==> run a <==
Design top, start of the top module:
module top(
     input wire clk, reset,
     input wire start, si,
     output wire [3:0] an,
     output wire [7:0] sseg
    );
wire [4:0] dig3_in, dig2_in, dig1_in, dig0_in;
wire [4:0] dig3_out, dig2_out, dig1_out, dig0_out;
LF_counter top_unit
(.clk(clk), .reset(reset), .start(start), .si(si),
.dig3(dig3_in), .dig2(dig2_in), .dig1(dig1_in), .dig0(dig0_in));
my_register register_unit
(.clk(clk), .reset(reset), .data3_in(dig3_in), .data2_in(dig2_in), .data1_in(dig1_in), .data0_in(dig0_in), 
.data3_out(dig3_out), .data2_out(dig2_out), .data1_out(dig1_out), .data0_out(dig0_out));
seg7 seg7_unit
(.clk(clk), .reset(reset), .sseg(sseg), .an(an),
.in3(dig3_out), .in2(dig2_out), .in1(dig1_out), .in0(dig0_out));  
endmodule
clock: 10.0 ns
lec_check: 0
abc_area: 1
cap_margin: 20
cell_pad_in_sites_global_placement: 1
core_margin: 2
core_utilization: 26
gpl_routability_driven: 0
gpl_timing_driven: 1
min_routing_layer: met2
setup_slack_margin: 1.92
slew_margin: 20
tns_end_percent: 95
run.sh (not shown) runs the stock make flow with config.mk's settings and CLKGATE_MAP_FILE=.
==> inputs of run b, as changes to run a <==
--- a/flow/config.mk
+++ b/flow/config.mk
@@ -8,11 +8,8 @@
 export ABC_AREA = 1
 export CAP_MARGIN = 20
-export CELL_PAD_IN_SITES_GLOBAL_PLACEMENT = 1
 export CORE_MARGIN = 2
 export CORE_UTILIZATION = 26
-export GPL_ROUTABILITY_DRIVEN = 0
 export GPL_TIMING_DRIVEN = 1
-export MIN_ROUTING_LAYER = met2
+export HOLD_SLACK_MARGIN = 0.29
 export SETUP_SLACK_MARGIN = 1.92
 export SLEW_MARGIN = 20
-export TNS_END_PERCENT = 95
==> inputs of run c, as changes to run a <==
==> flow/config.mk (replaced) <==
export PLATFORM = sky130hd
export DESIGN_NAME = top
export DESIGN_NICKNAME = top
export VERILOG_FILES = /design/flow/design.v
export SDC_FILE = /design/flow/constraint.sdc
export NUM_CORES = 4
export LEC_CHECK = 0
export CAP_MARGIN = 20
export CORE_MARGIN = 2
export CORE_UTILIZATION = 26
export GPL_TIMING_DRIVEN = 0
export SETUP_SLACK_MARGIN = 1.92
export SLEW_MARGIN = 20
==> notes <==
Run a completed and failed the layout checks on DRC. Run c passed the timing, design-rule and antenna checks. Run b produced a clean layout.
The combinational power of run b is 5.3 times that of run c.
Power: run a > run b > run c.
Against run c, the count of clock-buffer cells in the layout of run b is higher by 3.
Worst hold slack: run c is better than run a (15 ps).
The highest clock skew belongs to run a, the lowest to run c.
Between run b and run a, the lower final cell count is in run b (gap about 0.5%, measured against run a).
Cell area: run c < run b < run a.

==> trial 97 <==
top again, from the RTL that the note above started with.
clock: 4.67 ns
lec_check: 0
cap_margin: 15
cell_pad_in_sites_detail_placement: 2
cell_pad_in_sites_global_placement: 1
core_margin: 2
core_utilization: 40
cts_cluster_size: 99
hold_slack_margin: 0.26
max_routing_layer: met5
min_routing_layer: met2
setup_slack_margin: 0.97
slew_margin: 20
tns_end_percent: 30
==> build 57: changes against trial 97 <==
Settings changed: ABC_AREA set to 1, CAP_MARGIN 15 to 20, CELL_PAD_IN_SITES_DETAIL_PLACEMENT 2 to not set, CELL_PAD_IN_SITES_GLOBAL_PLACEMENT 1 to not set, CORE_UTILIZATION 40 to 72, CTS_CLUSTER_DIAMETER set to 91, CTS_CLUSTER_SIZE 99 to 15, HOLD_SLACK_MARGIN 0.26 to not set, MAX_ROUTING_LAYER met5 to not set, MIN_ROUTING_LAYER met2 to not set, PLACE_DENSITY_LB_ADDON set to 0.07, SETUP_SLACK_MARGIN 0.97 to 0.45, TNS_END_PERCENT 30 to not set.
==> flow/constraint.sdc (replaced) <==
create_clock -name core_clock -period 2.9 [get_ports {clk}]
set_input_delay 0.5800 -clock core_clock [delete_from_list [all_inputs] [get_ports {clk}]]
set_output_delay 0.5800 -clock core_clock [all_outputs]
set_load 0.01 [all_outputs]
==> trial 41: changes against trial 97 <==
Settings changed: CAP_MARGIN 15 to 20, CELL_PAD_IN_SITES_DETAIL_PLACEMENT 2 to not set, CELL_PAD_IN_SITES_GLOBAL_PLACEMENT 1 to not set, CTS_CLUSTER_SIZE 99 to not set, HOLD_SLACK_MARGIN 0.26 to not set, MAX_ROUTING_LAYER met5 to not set, MIN_ROUTING_LAYER met2 to not set, SETUP_SLACK_MARGIN 0.97 to not set, TNS_END_PERCENT 30 to not set.
==> flow/constraint.sdc (replaced) <==
create_clock -name core_clock -period 4.72 [get_ports {clk}]
set_input_delay 0.9440 -clock core_clock [delete_from_list [all_inputs] [get_ports {clk}]]
set_output_delay 0.9440 -clock core_clock [all_outputs]
set_load 0.01 [all_outputs]
==> trial 21: changes against trial 97 <==
Settings changed: ABC_AREA set to 1, CAP_MARGIN 15 to 20, CELL_PAD_IN_SITES_DETAIL_PLACEMENT 2 to not set, CELL_PAD_IN_SITES_GLOBAL_PLACEMENT 1 to not set, CORE_UTILIZATION 40 to 71, CTS_CLUSTER_DIAMETER set to 96, CTS_CLUSTER_SIZE 99 to not set, HOLD_SLACK_MARGIN 0.26 to not set, MAX_ROUTING_LAYER met5 to not set, MIN_ROUTING_LAYER met2 to not set, PLACE_DENSITY_LB_ADDON set to 0.06, SETUP_SLACK_MARGIN 0.97 to not set, TNS_END_PERCENT 30 to not set.
==> flow/constraint.sdc (replaced) <==
create_clock -name core_clock -period 3.47 [get_ports {clk}]
set_input_delay 0.6940 -clock core_clock [delete_from_list [all_inputs] [get_ports {clk}]]
set_output_delay 0.6940 -clock core_clock [all_outputs]
set_load 0.01 [all_outputs]
==> results <==
- Sequential share of layout area: build 57 < trial 21 < trial 97 < trial 41.
- Final cell count, highest first: build 57, trial 21, trial 97, trial 41.
- The lowest worst hold slack belongs to trial 21, the highest to trial 97.
- Between build 57 and trial 21, the lower critical path depth is in build 57 (gap 5).
- Of build 57 and trial 41, trial 41 has the higher setup slack (gap 0.40 ns).
- Non-clock buffer count, highest first: build 57, trial 97, trial 21, trial 41.
- Trial 97 completed without violations. Trial 41 finished with timing, DRC and antenna clean. Build 57 finished clean. Trial 21 finished clean.
- Register-to-register slack, highest first: trial 41, trial 97, trial 21, build 57.
==> figures <==
Logic share of the area: trial 41 47.1%; trial 21 46.1%; trial 97 46.5%; build 57 46.8%
Final antenna diode count: trial 41 1; trial 21 0; trial 97 0; build 57 0
GRT Total Usage: trial 41 16.1%; trial 21 30.2%; trial 97 32.4%; build 57 30.6%
Fill cell total of the finished layout: trial 41 3109; trial 21 1424; trial 97 3454; build 57 1378
Cell area power density: trial 41 341 nW/um^2; trial 21 464 nW/um^2; trial 97 365 nW/um^2; build 57 506 nW/um^2
Worst Hold Slack: trial 41 0.454 ns; trial 21 0.431 ns; trial 97 0.457 ns; build 57 0.440 ns
Post-synthesis cell type count: trial 41 74; trial 21 49; trial 97 74; build 57 49
XOR/XNOR share of the synthesized area: trial 41 4.14%; trial 21 1.36%; trial 97 4.14%; build 57 1.36%
Most instantiated library cell after synthesis: trial 41 sky130_fd_sc_hd__dfxtp_1; trial 21 sky130_fd_sc_hd__nand2_1; trial 97 sky130_fd_sc_hd__dfxtp_1; build 57 sky130_fd_sc_hd__nand2_1
Final Instance Count excl. Fillers: trial 41 1893; trial 21 2176; trial 97 1907; build 57 2182
Number of placement rows: trial 41 65; trial 21 50; trial 97 65; build 57 50
Met2 Use GR: trial 41 26.8%; trial 21 50.6%; trial 97 41.9%; build 57 51.8%
Headroom to the max-slew limit: trial 41 27.3%; trial 21 44.4%; trial 97 39.0%; build 57 56.1%
Cells after Synth: trial 41 1492; trial 21 1943; trial 97 1492; build 57 1943
Run status: trial 41 finished clean; trial 21 finished clean; trial 97 finished clean; build 57 finished clean

==> inputs of exp/delta <==
top again, from the RTL that the note above started with.
clock: 3.02 ns
lec_check: 0
cap_margin: 15
cell_pad_in_sites_detail_placement: 0
core_aspect_ratio: 1.59
core_margin: 2
core_utilization: 65
cts_cluster_size: 99
hold_slack_margin: 0.26
max_routing_layer: met5
setup_slack_margin: 0.79
slew_margin: 20
==> exp/yarrow (differences from exp/delta) <==
ABC_AREA = 1   (was unset)
CAP_MARGIN = 20   (was 15)
CELL_PAD_IN_SITES_DETAIL_PLACEMENT = unset   (was 0)
CORE_ASPECT_RATIO = unset   (was 1.59)
CORE_UTILIZATION = 72   (was 65)
CTS_CLUSTER_DIAMETER = 93   (was unset)
CTS_CLUSTER_SIZE = unset   (was 99)
GPL_ROUTABILITY_DRIVEN = 0   (was unset)
HOLD_SLACK_MARGIN = unset   (was 0.26)
MAX_ROUTING_LAYER = unset   (was met5)
PLACE_DENSITY_LB_ADDON = 0.08   (was unset)
SETUP_SLACK_MARGIN = 0.73   (was 0.79)
==> flow/constraint.sdc (replaced) <==
create_clock -name core_clock -period 2.9 [get_ports {clk}]
set_input_delay 0.5800 -clock core_clock [delete_from_list [all_inputs] [get_ports {clk}]]
set_output_delay 0.5800 -clock core_clock [all_outputs]
set_load 0.01 [all_outputs]
==> summary of the runs <==
Of exp/delta and exp/yarrow, exp/yarrow has the higher sequential power (gap about 5%, measured against exp/yarrow).
Between exp/delta and exp/yarrow, the lower via count is in exp/delta (gap about 15%, measured against exp/yarrow).
In exp/delta the cell count is lower than in exp/yarrow, by 19%.
Register-to-register slack: exp/yarrow is better than exp/delta (520 ps).
Between exp/yarrow and exp/delta, the lower synthesized area is in exp/delta (gap 6.4%, measured against exp/delta).
Against exp/yarrow, the sequential share of layout area of exp/delta is higher by 0.11 points.
In exp/delta the clock skew is higher than in exp/yarrow, by 0.85 ps.
exp/yarrow completed with no timing, DRC or antenna violations. exp/delta finished with setup timing left.
==> figures <==
                                                                                        exp/yarrow                                  exp/delta
Run status                                                                          finished clean                            failed layout checks
Violated checks                                                                                  -                               setup timing
Mux frac, synth                                                                                 0%                                      6.62%
Fp util                                                                                      72.8%                                      66.0%
Pre-CTS WS                                                                                -36.5 ps                                    69.4 ps
TNS Setup                                                                                     0 ps                                    -135 ps
Clock distribution area overhead in the final layout                                         6.46%                                      6.31%
Worst hold start                                                                             reset                                         si
End of the worst register-to-register path                top_unit.div_unit.rh_reg[7]$_SDFFE_PP0P_  top_unit.div_unit.rh_reg[17]$_SDFFE_PP0P_
Sequential cell area                                                                      5410 um2                                   5420 um2
Vias per Instance                                                                             5.91                                       6.21
Multi-input gate share of the layout cell area                                               46.4%                                      47.9%
Met3 WL                                                                                    2430 um                                    1360 um
Synthesized area per cell                                                                 6.94 um2                                   8.50 um2
Insertion delay to the later sink of the worst-skew pair                                    540 ps                                     530 ps
Power per cell area                                                                     560 nW/um2                                 473 nW/um2
Delay of the slowest critical-path stage                                                    430 ps                                     540 ps

==> inputs of branch umber <==
Starting RTL as in the previous note.
export LEC_CHECK = 0
export ABC_AREA = 1
export CAP_MARGIN = 20
export CORE_MARGIN = 2
export CORE_UTILIZATION = 71
export PLACE_DENSITY_LB_ADDON = 0.17
export SLEW_MARGIN = 20
create_clock -name core_clock -period 4.41 [get_ports {clk}]
==> branch indigo: changes against branch umber <==
--- a/flow/config.mk
+++ b/flow/config.mk
@@ -10,4 +10,4 @@
 export CORE_MARGIN = 2
-export CORE_UTILIZATION = 71
-export PLACE_DENSITY_LB_ADDON = 0.17
+export CORE_UTILIZATION = 72
+export PLACE_DENSITY_LB_ADDON = 0.08
 export SLEW_MARGIN = 20
==> flow/constraint.sdc (replaced) <==
create_clock -name core_clock -period 2.9 [get_ports {clk}]
set_input_delay 0.5800 -clock core_clock [delete_from_list [all_inputs] [get_ports {clk}]]
set_output_delay 0.5800 -clock core_clock [all_outputs]
set_load 0.01 [all_outputs]
==> comparison table <==
Run status: branch umber complete, no violations; branch indigo complete, no violations
Reg2reg start: branch umber top_unit.div_unit.d_reg[7]$_SDFFE_PP0P_; branch indigo top_unit.div_unit.d_reg[0]$_SDFFE_PP0P_
Filler-free cell count of the finished design: branch umber 2,174; branch indigo 2,197
Sequential share of power: branch umber 0.464; branch indigo 0.461
Buffer count from post-CTS setup fixing: branch umber 0; branch indigo 3
Met3 demand-to-capacity share in global routing: branch umber 0.0483; branch indigo 0.0377
Delay of the slowest cell on the worst path: branch umber 0.63 ns; branch indigo 0.37 ns
Number of warning messages in the logs: branch umber 35; branch indigo 36
Reported leakage power: branch umber 5.77 nW; branch indigo 5.90 nW
Worst setup path endpoint: branch umber sseg[3]; branch indigo sseg[4]
Total number of vias: branch umber 12,200; branch indigo 12,500
Placed wire-length estimate after detailed placement: branch umber 19.5 mm; branch indigo 21.0 mm
Count of buffering cells on the critical path with inverters included: branch umber 2; branch indigo 3
Worst slack on hold paths: branch umber 0.447 ns; branch indigo 0.421 ns
Global-route track usage on met2: branch umber 0.504; branch indigo 0.527
Capture instance of the worst register-to-register path: branch umber top_unit.div_unit.rh_reg[15]$_SDFFE_PP0P_; branch indigo top_unit.div_unit.rh_reg[11]$_SDFFE_PP0P_

==> ember: inputs <==
Starting RTL as in the previous note.
==> flow/config.mk <==
export PLATFORM = sky130hd
export DESIGN_NAME = top
export DESIGN_NICKNAME = top
export VERILOG_FILES = /design/flow/design.v
export SDC_FILE = /design/flow/constraint.sdc
export NUM_CORES = 4
export LEC_CHECK = 0
export CAP_MARGIN = 15
export CELL_PAD_IN_SITES_DETAIL_PLACEMENT = 0
export CORE_ASPECT_RATIO = 0.92
export CORE_MARGIN = 2
export CORE_UTILIZATION = 72
export CTS_CLUSTER_SIZE = 29
export HOLD_SLACK_MARGIN = -0.09
export MAX_ROUTING_LAYER = met5
export PLACE_DENSITY_LB_ADDON = 0.01
export SETUP_SLACK_MARGIN = 0.97
export SLEW_MARGIN = 20
==> flow/constraint.sdc <==
create_clock -name core_clock -period 3.3 [get_ports {clk}]
set_input_delay 0.6600 -clock core_clock [delete_from_list [all_inputs] [get_ports {clk}]]
set_output_delay 0.6600 -clock core_clock [all_outputs]
set_load 0.01 [all_outputs]
==> inputs of onyx, as changes to ember <==
==> flow/config.mk (replaced) <==
export PLATFORM = sky130hd
export DESIGN_NAME = top
export DESIGN_NICKNAME = top
export VERILOG_FILES = /design/flow/design.v
export SDC_FILE = /design/flow/constraint.sdc
export NUM_CORES = 4
export LEC_CHECK = 0
export ABC_AREA = 1
export CAP_MARGIN = 20
export CORE_MARGIN = 2
export CORE_UTILIZATION = 72
export SLEW_MARGIN = 20
==> flow/constraint.sdc (replaced) <==
create_clock -name core_clock -period 2.9 [get_ports {clk}]
set_input_delay 0.5800 -clock core_clock [delete_from_list [all_inputs] [get_ports {clk}]]
set_output_delay 0.5800 -clock core_clock [all_outputs]
set_load 0.01 [all_outputs]
==> inputs of raven, as changes to ember <==
--- a/flow/config.mk
+++ b/flow/config.mk
@@ -7,12 +7,10 @@
 export LEC_CHECK = 0
 export CAP_MARGIN = 15
 export CELL_PAD_IN_SITES_DETAIL_PLACEMENT = 0
-export CORE_ASPECT_RATIO = 0.92
 export CORE_MARGIN = 2
 export CORE_UTILIZATION = 72
 export CTS_CLUSTER_SIZE = 29
 export HOLD_SLACK_MARGIN = -0.09
 export MAX_ROUTING_LAYER = met5
-export PLACE_DENSITY_LB_ADDON = 0.01
 export SETUP_SLACK_MARGIN = 0.97
 export SLEW_MARGIN = 20
==> flow/constraint.sdc (replaced) <==
create_clock -name core_clock -period 3.64 [get_ports {clk}]
set_input_delay 0.7280 -clock core_clock [delete_from_list [all_inputs] [get_ports {clk}]]
set_output_delay 0.7280 -clock core_clock [all_outputs]
set_load 0.01 [all_outputs]
==> results <==
Met3 routed WL: onyx 1670 um; ember 3599 um; raven 1471 um
Arrival time at the worst endpoint: onyx 2.23 ns; ember 2.61 ns; raven 2.52 ns
XOR-XNOR Cells, Area Fraction: onyx 1.364%; ember 4.145%; raven 4.145%
Switching power total: onyx 2.111 mW; ember 1.445 mW; raven 1.227 mW
Starting DRC count in detailed routing: onyx 862; ember 1451; raven 937
Relative area of non-clock buffer cells in the final design: onyx 2.979%; ember 5.948%; raven 3.972%
Share of final layout cell area taken by clock buffers and inverters: onyx 6.413%; ember 6.657%; raven 6.114%
Power share of the combinational group: onyx 10.7%; ember 2.2%; raven 2.0%
Pwr dens: onyx 558.9 nW/um2; ember 449.7 nW/um2; raven 405.8 nW/um2
Sequential cell area fraction in the yosys report: onyx 39.93%; ember 42.48%; raven 42.48%
Final non-filler cell area: onyx 14830 um2; ember 15360 um2; raven 14490 um2
Dpl hpwl: onyx 20200 um; ember 17560 um; raven 17280 um
Sequential share of power: onyx 45.2%; ember 47.4%; raven 50.4%
Antenna violations before repair: onyx 0; ember 1; raven 0
Internal cell power: onyx 6.177 mW; ember 5.460 mW; raven 4.653 mW
Outcome: onyx finished clean; ember finished clean; raven finished clean
Yosys stat area: onyx 13490 um2; ember 12680 um2; raven 12680 um2
Reg-to-reg critical path endpoint: onyx top_unit.div_unit.rh_reg[13]; ember top_unit.div_unit.rh_reg[12]; raven top_unit.div_unit.rh_reg[18]
Average wire length per cell after detail routing: onyx 13.94 um; ember 21.14 um; raven 17.03 um
Fin worst setup slack: onyx 0.08887 ns; ember 0.02777 ns; raven 0.3919 ns
Sum of routed wire segments on met1: onyx 13930 um; ember 14310 um; raven 12860 um
Non-filler cells, final: onyx 2195; ember 1774; raven 1742
Sequential share of cell area: onyx 36.38%; ember 35.31%; raven 37.24%
Power is estimated from default activity; no workload was simulated.
